== v22 ==
## byte_unit_top
module byte_unit_top (
  input clk,
  input rstn,
  output  [7:0] imem_addr,
  input  [20:0] imem_data,
  output  [7:0] dmem_addr,
  output        dmem_we,
  output [15:0] dmem_wdata,
  input  [15:0] dmem_rdata,
  input  sema_valid_i,  
  input  sema_data_i,   
  output sema_ready_o,  
  input  sema_is_empty_i,  
  output sema_write_o,     
  output sema_data_o,      
  output halted
);
For scale: roughly 4000 cells after synthesis, roughly 490 flip-flops, roughly 79 I/O pins.
make LEC_CHECK=0 ABC_AREA=1 CAP_MARGIN=20 CORE_ASPECT_RATIO=0.5 CORE_MARGIN=2 CORE_UTILIZATION=72 CTS_CLUSTER_DIAMETER=364 CTS_CLUSTER_SIZE=95 PLACE_DENSITY=0.36 SETUP_SLACK_MARGIN=0.32 SLEW_MARGIN=20 TNS_END_PERCENT=10 finish   # period 2.21 ns
run.sh (not shown) runs the stock make flow with config.mk's settings and CLKGATE_MAP_FILE=.
v22: GRT-0232 in 5_1_grt -> run aborted
Modified inputs, v4 compared to v22
Settings: SETUP_SLACK_MARGIN now 0.79, was 0.32; ABC_AREA no longer set, was 1; CORE_ASPECT_RATIO no longer set, was 0.5; CTS_CLUSTER_DIAMETER now 94, was 364; CTS_CLUSTER_SIZE no longer set, was 95; CORE_UTILIZATION now 70, was 72; TNS_END_PERCENT no longer set, was 10; PLACE_DENSITY no longer set, was 0.36; the clock period (ns, I/O delays scaled along) now 3.19, was 2.21.
==> comparison <==
Number of standard cells reported by yosys was lower in v4 than in v22. | cell area after synthesis | v4 vs v22 | better |. v4 did not run to completion, as it errored out during 5_1_grt. Height of the die up about 40% in v4 wrt v22. Relative to v22, number of hold buffers added after CTS decreased by 1 in v4. Core footprint, v22 and v4: lower on v4. Looking only at final weighted congestion of routability-driven global placement, and setting everything else aside, the higher value of v22 and v4 goes to v22.
What v11 does differently from v4 at the input level:
Settings: a change of CTS_CLUSTER_DIAMETER from 94 to 44; a change of SETUP_SLACK_MARGIN from 0.79 to 0.44; a change of the clock period (ns, I/O delays scaled along) from 3.19 to 3.31.
Results
Seen in the log of v4: GRT-0232 during 5_1_grt, after which the run never completed.
v11 | stages: all done | timing, DRC, antenna: all pass
Diff v4..v11 | mux contribution to synthesized area | unchanged
On full die area, v11 tracks v4 almost exactly.
Going from v4 to v11, cell resize tally after clock tree synthesis shrank by more than half.
Re post-synthesis share of cell area spent on and, or, nand and nor gates: no difference whatsoever between v11 and v4.
Status: CTS sink count parity (v11, v4)
Comparing v11 with v4, the area fraction in compound gates came out essentially unchanged.
Weighted congestion at the end of routability-driven global placement: v11 and v4 compared, lower one is v4
v11 has TritonCTS buffer count above what v4 had.
Re post-synthesis sequential element count: no difference whatsoever between v4 and v11.
Xor and xnor area share after synthesis: v11 vs v4 identical
The following lists how v25 was set up differently from v11:
Settings: swapping 44 for 101 in CTS_CLUSTER_DIAMETER; putting HOLD_SLACK_MARGIN at -0.09 where nothing was set; swapping 70 for 69 in CORE_UTILIZATION; swapping 20 for 0 in CAP_MARGIN; clearing SETUP_SLACK_MARGIN, which used to be 0.44; swapping 3.31 for 2.52 in the clock period (ns, I/O delays scaled along).
==> comparison <==
v25 did not make it past 5_1_grt, where a tool error ended it. Diff v11 -> v25: quantity of gates resized following cts increased by 53 relative to the old numbers; height of the die increased by about 0.7% relative to the old numbers; count of mapped cells out of synthesis closely matched the old numbers; buffer count from post-CTS setup fixing increased by 20 relative to the old numbers; number of standard-cell rows in the floorplan increased by 1 relative to the old numbers. Cell area after placement is higher on v25. From v11 to v25 the numbers moved as follows: area of the die +1.4%, core box area now sits higher, setup slack after placement fell 780 ps, floorplan utilization went down by 1.4 points.
Setup changes, v25 to v26
Settings: swapping 69 for 40 in CORE_UTILIZATION; clearing HOLD_SLACK_MARGIN, which used to be -0.09; clearing CTS_CLUSTER_DIAMETER, which used to be 101; swapping 0 for 20 in CAP_MARGIN; swapping 2.52 for 3.9 in the clock period (ns, I/O delays scaled along).
Notes after the runs:
Relative to v25, core utilization before placement has gone down in v26.
Looking across v26 and v25, the single run that reached the end with no open violations was v26.
Seen in the log of v25: ODB-0269 during 5_1_grt, after which the run never completed.
Taking v25 as the reference, in v26 die size moved up; number of nets at floorplan comparable; count of buffers added by post-CTS timing repair for setup has decreased.
Setup changes, v26 to v57
Settings: a change of CORE_UTILIZATION from 40 to 17; a change of the clock period (ns, I/O delays scaled along) from 3.9 to 5.74.
[summary]
- Run comparison: v57 path type of the worst min-delay path reg -> reg; v26 path type of the worst min-delay path in -> async
- Net count of the finished layout, v57 vs v26: down slightly
- Looking at v26 and v57, the proportion of power drawn by combinational gates is a wash.
- Routed wire length on v57 is up relative to v26.
- Changes observed in v57 relative to v26: count of plain and timing-repair buffers down about 24%; pin slew with the least headroom to its limit went up; pin count of the biggest net entering global routing shows an increase of about 25%; met2 global-route usage fell by 27 points; core utilization at floorplan shows a reduction of 23 points.

========
== build 79 ==
Starting RTL as in the previous note.
Settings: LEC_CHECK=0, ABC_AREA=1, CAP_MARGIN=5, CELL_PAD_IN_SITES_DETAIL_PLACEMENT=0, CELL_PAD_IN_SITES_GLOBAL_PLACEMENT=0, CORE_MARGIN=2, CORE_UTILIZATION=72, CTS_CLUSTER_DIAMETER=246, CTS_CLUSTER_SIZE=17, GPL_ROUTABILITY_DRIVEN=0, PLACE_DENSITY_LB_ADDON=0.11, SETUP_SLACK_MARGIN=0.66, SLEW_MARGIN=20; clock period 2.32 ns.
Tool error GRT-0116 stopped build 79 during global routing (5_1_grt); no final results.
Input changes introduced in build 82 (baseline for comparison: build 79):
- PLACE_DENSITY_LB_ADDON: 0.11 -> unset
- CTS_CLUSTER_SIZE: 17 -> unset
- CELL_PAD_IN_SITES_DETAIL_PLACEMENT: 0 -> unset
- CTS_CLUSTER_DIAMETER: 246 -> unset
- CAP_MARGIN: 5 -> 20
- ABC_AREA: 1 -> unset
- GPL_ROUTABILITY_DRIVEN: 0 -> unset
- CELL_PAD_IN_SITES_GLOBAL_PLACEMENT: 0 -> unset
- CORE_UTILIZATION: 72 -> 30
- SETUP_SLACK_MARGIN: 0.66 -> unset
- the clock period (ns, I/O delays scaled along): 2.32 -> 3.9
Build 82: PASS, flow complete, no timing, DRC or antenna violations. Post-synthesis xor/xnor area fraction: build 82 vs build 79 up 0.42 points. Build 82 vs. build 79: post-placement cell area shows a reduction of about 4%; number of rows in the core area shows an increase of about 55%.
[inputs] build 56 vs build 82
- putting CORE_ASPECT_RATIO at 1.97 where nothing was set
- swapping 30 for 67 in CORE_UTILIZATION
- putting PLACE_DENSITY at 0.35 where nothing was set
- putting CTS_CLUSTER_SIZE at 59 where nothing was set
- putting CTS_CLUSTER_DIAMETER at 338 where nothing was set
- putting ABC_AREA at 1 where nothing was set
- swapping 3.9 for 5.0 in the clock period (ns, I/O delays scaled along)
==> comparison <==
- FAIL build 56 @ global routing (5_1_grt): tool exited with error
- Build 56 vs. build 82: distinct cell type count of the synthesized netlist decreased about 43%; synthesized netlist net count rose by 1,173.
- On build 56: cell count listed in synth_stat.txt is 1,173 higher than what build 82 gave.
- The last weighted congestion value of the routability-driven placer in build 56 was higher than what build 82 gave.
- Build 56 vs. build 82: height of the chip went down by 4.9%.
- Diff build 82 -> build 56 | cell area after placement | down by a few percent
- Re number of setup buffers added after CTS: no difference whatsoever between build 56 and build 82.
- Share of the yosys chip area belonging to registers: build 82 and build 56 compared, higher one is build 82
- Relative to build 82, cell area after synthesis has increased by about 2.3% in build 56.
- On number of placed instances, taps included: build 56 sits above build 82.
Changes in build 10 relative to build 56:
- removing CORE_ASPECT_RATIO (formerly 1.97)
- changing CORE_UTILIZATION from 67 to 62
- removing PLACE_DENSITY (formerly 0.35)
- removing ABC_AREA (formerly 1)
- setting SETUP_SLACK_MARGIN to 0.4 for the first time
- removing CTS_CLUSTER_SIZE (formerly 59)
- removing CTS_CLUSTER_DIAMETER (formerly 338)
- changing the clock period (ns, I/O delays scaled along) from 5.0 to 3.45
--- outcome ---
Build 10 ran to completion and came out clean on the timing, DRC and antenna checks. Build 56 -> build 10: number of instances in the placed design decreased by more than 10%. Between build 56 and build 10, the synthesized-area fraction occupied by adder cells figures differ only marginally. Total cells reported by yosys after synthesis came out lower on build 10 than on build 56. Diff build 56 -> build 10: chip area from the yosys synthesis statistics went down 660 um^2; number of clock buffers inserted by TritonCTS climbed 39.
Power and IR drop assume default switching activity.
